==> flow/design.v <==
`timescale 1ns / 1ps
module debounce_one_shot(
    input CLK,
    input EN,
    input RST,
    input BTN,
    output logic DB_BTN
    );
    localparam logic [7:0] c_LOW_GOING_HIGH_CLOCKS = 8'h19;  
    localparam logic [7:0] c_HIGH_GOING_LOW_CLOCKS = 8'h33;  
    localparam logic [7:0] c_ONE_SHOT_CLOCKS       = 8'h01;  
    typedef enum { ST_init, ST_BTN_low, ST_BTN_low_to_high, ST_BTN_high, ST_BTN_high_to_low, ST_one_shot} STATES;
    STATES NS, PS;
    logic [7:0] s_db_count;
    logic s_count_rst, s_count_inc;
    always_ff @(posedge CLK) begin
        if (RST == 1'b1)
            s_db_count <= 8'h00;
        else if (EN == 1'b1) begin
            if (s_count_rst == 1'b1)
                s_db_count <= 8'h00;
            else if (s_count_inc == 1'b1)
                s_db_count <= s_db_count + 1;
        end
    end
    always_ff @(posedge CLK) begin
       if (RST == 1'b1)
           PS <= ST_init;
       else if (EN == 1'b1)
           PS <= NS; 
    end
    always_comb begin
        NS = ST_init;
        DB_BTN = 1'b0;
        s_count_rst = 1'b0;
        s_count_inc = 1'b0;
        case (PS)
            ST_init: begin           
                NS = ST_BTN_low;
                DB_BTN = 1'b0;
                s_count_rst = 1'b1;
            end
            ST_BTN_low: begin    
                if (BTN == 1'b1) begin        
                    NS = ST_BTN_low_to_high;  
                    s_count_inc = 1'b1;        
                end
                else begin
                    NS = ST_BTN_low;         
                    s_count_rst = 1'b1;
                end
            end
            ST_BTN_low_to_high: begin    
                if (BTN == 1'b1) begin   
                    if (s_db_count == c_LOW_GOING_HIGH_CLOCKS) begin 
                        NS = ST_BTN_high;
                        s_count_rst = 1'b1;
                    end
                    else begin           
                        NS = ST_BTN_low_to_high;
                        s_count_inc = 1'b1;
                    end
                end
                else begin               
                    NS = ST_BTN_low;
                    s_count_rst = 1'b1;
                end
            end
            ST_BTN_high: begin           
                if (BTN == 1'b1) begin 
                    NS = ST_BTN_high;
                    s_count_rst = 1'b1;
                end
                else begin               
                    NS = ST_BTN_high_to_low;
                    s_count_inc = 1'b1;
                end
            end
            ST_BTN_high_to_low: begin
                if (BTN == 1'b0) begin   
                    if (s_db_count == c_HIGH_GOING_LOW_CLOCKS) begin 
                        NS = ST_one_shot;
                        s_count_rst = 1'b1;
                    end
                    else begin           
                        NS = ST_BTN_high_to_low;
                        s_count_inc = 1'b1;
                    end
                end
                else begin               
                    NS = ST_BTN_high;
                    s_count_rst = 1'b1;
                end 
            end
            ST_one_shot: begin   
                if (s_db_count == c_ONE_SHOT_CLOCKS) begin  
                    NS = ST_init;
                    s_count_rst = 1'b1;
                    DB_BTN = 1'b0;
                end
                else begin               
                    NS = ST_one_shot;
                    s_count_inc = 1'b1;
                    DB_BTN = 1'b1;
                end
            end
            default: begin               
                NS = ST_init;
                s_count_rst = 1'b1;
                s_count_inc = 1'b0;
                DB_BTN = 1'b0;
            end
        endcase
    end
endmodule
`timescale 1ns / 1ps
module position_mover(   
    input RBTN,  
    input LBTN,  
    input clock,
    input en,
    input reset,
    input rst,
    output [2:0] columnPosition
    );
    logic [2:0] position;
    always_ff @(posedge clock) begin
        if (reset)
            position <= 3'b011;
        else if (!en)
            position <= position;
        else if (rst)
            position <= 3'b011;
        else begin
            if(RBTN && !LBTN && position < 6)        
                position <= position + 1;
            else if (LBTN && !RBTN && position > 0)  
                position <= position - 1;
        end
    end   
    assign columnPosition = position;  
endmodule
`timescale 1ns / 1ps
module game_state(
    input clock,
    input en,                                
    input reset,                             
    input rst,                               
    input select,                            
    input [2:0] columnPosition,
    output logic [7:0][7:0] green_grid,        
    output logic [7:0][7:0] blue_grid        
    );
    reg turn;     
    always_ff @ (posedge clock) begin 
        if (reset)
            turn <= 0;
        else if (!en)
            turn <= turn;
        else if (rst)                                 
            turn <= 0;
        else begin
            if (select)                          
                turn <= ~turn;
        end
    end
    reg [7:0] topRow;
    always_comb begin
        case (columnPosition)
            3'b000: topRow = 8'b01111111;                
            3'b001: topRow = 8'b10111111;                
            3'b010: topRow = 8'b11011111;
            3'b011: topRow = 8'b11101111;
            3'b100: topRow = 8'b11110111;
            3'b101: topRow = 8'b11111011;
            3'b110: topRow = 8'b11111101;
            default: topRow = 8'b11111111;
        endcase;
    end
    reg [6:0][2:0] columnCount;                  
    always_ff @ (posedge clock) begin
        if (reset) begin
            for(int i = 0; i < 7; i ++) begin 
                columnCount[i] <= 3'b000; 
            end
        end
        else if (!en) begin
        end
        else if (rst) begin                                 
            for(int i = 0; i < 7; i ++) begin 
                columnCount[i] <= 3'b000; 
            end
        end    
        else begin
            if(select && columnCount[columnPosition] < 5)   
                columnCount[columnPosition] <= columnCount[columnPosition] + 1;
        end
    end
    always_ff @ (posedge clock) begin
      if (reset) begin
        for(int i = 0; i < 8; i++) begin
            green_grid[i] <= 8'b11111111;
            blue_grid[i] <= 8'b11111111;
        end
      end
      else if (en) begin
        case (turn)
            (1'b0): begin 
                    green_grid[0] <= topRow;
                    blue_grid[0] <= 8'b11111111;
             end
            (1'b1): begin
                blue_grid[0] <= topRow;
                green_grid[0] <= 8'b11111111;
             end
        endcase
        if (rst) begin                           
            for(int i = 1; i < 8; i++) begin
                green_grid[i] <= 8'b11111111;
                blue_grid[i] <= 8'b11111111;
            end
        end 
        else begin
            if (select) begin                    
                case (turn)
                    (1'b0):  green_grid[7 - columnCount[columnPosition]][7 - columnPosition] <= 1'b0; 
                    (1'b1): blue_grid[7 - columnCount[columnPosition]][7 - columnPosition] <= 1'b0;
                endcase
            end
        end
      end
    end
endmodule
`timescale 1ns / 1ps
module matrix_driver(
    input clock,  
    input en,
    input reset,
    input [7:0][7:0] green_grid, blue_grid,        
    output logic [7:0] green_driver, blue_driver, row_driver    
    );
    logic [2:0] count;                           
    always_ff @ (posedge clock) begin
        if (reset)
            count <= 3'b000;
        else if (en)
            count <= count + 3'b001;
    end
    always @ (*)  begin                           
        case (count)                             
            3'b000: row_driver = 8'b00000001;        
            3'b001: row_driver = 8'b00000010;       
            3'b010: row_driver = 8'b00000100;
            3'b011: row_driver = 8'b00001000;
            3'b100: row_driver = 8'b00010000;
            3'b101: row_driver = 8'b00100000;
            3'b110: row_driver = 8'b01000000;
            3'b111: row_driver = 8'b10000000;
            default: row_driver = 8'b00000000;
        endcase
    end
    assign green_driver = green_grid[count];         
    assign blue_driver = blue_grid[count];
endmodule
`timescale 1ns / 1ps
module connect_four(
    input clock,
    input reset,                        
    input rbtn, lbtn, mbtn, bbtn,
    output logic [7:0] row, greenColumn, blueColumn  
    );
    logic inter_clock, db_mbtn, db_bbtn, db_lbtn, db_rbtn;
    logic [7:0][7:0] blue_gridTest, green_gridTest;
    logic [2:0] position;
    logic [7:0] topRow;
    clk_div MYCLOCK (
        .clk(clock),
        .reset(reset),
        .sclk(inter_clock)
    );   
    debounce_one_shot debouncer1 (
        .CLK(clock),
        .EN(inter_clock),
        .RST(reset),
        .BTN(mbtn),
        .DB_BTN(db_mbtn)
    );
    debounce_one_shot debouncer2 (
        .CLK(clock),
        .EN(inter_clock),
        .RST(reset),
        .BTN(bbtn),
        .DB_BTN(db_bbtn)
    );
    debounce_one_shot debouncer3 (   
        .CLK(clock),
        .EN(inter_clock),
        .RST(reset),
        .BTN(rbtn),
        .DB_BTN(db_rbtn)
    );
    debounce_one_shot debouncer4 (   
        .CLK(clock),
        .EN(inter_clock),
        .RST(reset),
        .BTN(lbtn),
        .DB_BTN(db_lbtn)
    );
    position_mover mover(
        .RBTN(db_rbtn),
        .LBTN(db_lbtn),
        .rst(db_bbtn),
        .clock(clock),
        .en(inter_clock),
        .reset(reset),
        .columnPosition(position)
    );
    game_state game(
        .clock(clock),
        .en(inter_clock),
        .reset(reset),
        .rst(db_bbtn),
        .select(db_mbtn),
        .columnPosition(position),
        .green_grid(green_gridTest),
        .blue_grid(blue_gridTest)
    );
    matrix_driver driver (
        .clock(clock),
        .en(inter_clock),
        .reset(reset),
        .blue_grid(blue_gridTest),
        .green_grid(green_gridTest),
        .green_driver(greenColumn),
        .blue_driver(blueColumn),
        .row_driver(row)
    );
endmodule
module clk_div (
    input clk,
    input reset,
    output sclk
    );
  localparam integer MAX_COUNT = 60; 
  integer div_cnt;
  reg tmp_clk; 
   always @ (posedge clk)              
   begin
         if (reset)
         begin
            tmp_clk <= 0;
            div_cnt <= 0;
         end else if (div_cnt == MAX_COUNT) 
         begin
            tmp_clk <= ~tmp_clk; 
            div_cnt <= 0;
         end else
            div_cnt <= div_cnt + 1;  
   end 
   assign sclk = (div_cnt == MAX_COUNT) && !tmp_clk; 
endmodule
==> flow/config.mk <==
export PLATFORM = sky130hd
export DESIGN_NAME = connect_four
export DESIGN_NICKNAME = connect_four
export VERILOG_FILES = /design/flow/design.v
export SDC_FILE = /design/flow/constraint.sdc
export NUM_CORES = 4
export LEC_CHECK = 0
export CAP_MARGIN = 20
export CORE_MARGIN = 2
export CORE_UTILIZATION = 40
export PLACE_DENSITY = 0.6
export SLEW_MARGIN = 20
==> flow/constraint.sdc <==
create_clock -name core_clock -period 4.94 [get_ports {clock}]
set_input_delay 0.9880 -clock core_clock [delete_from_list [all_inputs] [get_ports {clock}]]
set_output_delay 0.9880 -clock core_clock [all_outputs]
set_load 0.01 [all_outputs]
run.sh (not shown) runs the stock make flow with config.mk's settings and CLKGATE_MAP_FILE=.
The starting point completed without violations.
Edit:
CORE_UTILIZATION = 52   (was 40)
clock period = 6.63 ns   (was 4.94 ns; I/O delays follow)
Result: The changed run completed without violations; routed wire length decreases by 1.8%; global-route usage increases by 5.4 points; setup slack is better by 1.4 ns; critical path depth drops by 9; count of clock-buffer cells in the layout stays the same.
Edit:
ABC_AREA = 1   (was default)
CORE_UTILIZATION = 72   (was 52)
PLACE_DENSITY = default   (was 0.6)
SETUP_SLACK_MARGIN = 0.1   (was default)
clock period = 2.96 ns   (was 6.63 ns; I/O delays follow)
The new run produced a clean layout.
Total power rose by 130%.
Final cell count rose by 31%.
Clock power rose by 120%.
Worst hold slack got worse by 0.014 ns.
Critical path depth rose by 2.
Edit:
CORE_UTILIZATION = 70   (was 72)
CTS_CLUSTER_SIZE = 22   (was default)
PLACE_DENSITY = 0.6   (was default)
SETUP_SLACK_MARGIN = default   (was 0.1)
clock period = 2.85 ns   (was 2.96 ns; I/O delays follow)
What happened: This time the run reached the layout checks and failed them: setup timing; wire length goes down by 0.73%; non-clock buffer count went up by 14; die size went up by 2.8%; via count barely changes; setup slack degrades by 0.17 ns; global-route usage goes down by 1.7 points; sequential power went up by about 4%; clock-buffer cell count came out higher by 4.
Edit:
ABC_AREA = default   (was 1)
CAP_MARGIN = 10   (was 20)
CTS_CLUSTER_SIZE = 42   (was 22)
SETUP_SLACK_MARGIN = -0.44   (was default)
clock period = 6.13 ns   (was 2.85 ns; I/O delays follow)
Result: Now the flow completed with no timing, DRC or antenna violations. Clock power decreases by 54%. Wire length decreases by 18%. Critical path depth decreases by 4. Sequential power decreases by 54%. Die area decreases by 8.5%. Flip-flop count is unchanged. Final area decreases by 12%. Non-clock buffer count decreases by 52. Count of clock-buffer cells in the layout decreases by 11. Synthesized area decreases by 8.7%.
No activity file was given, so power comes from the tool's default toggle rates.
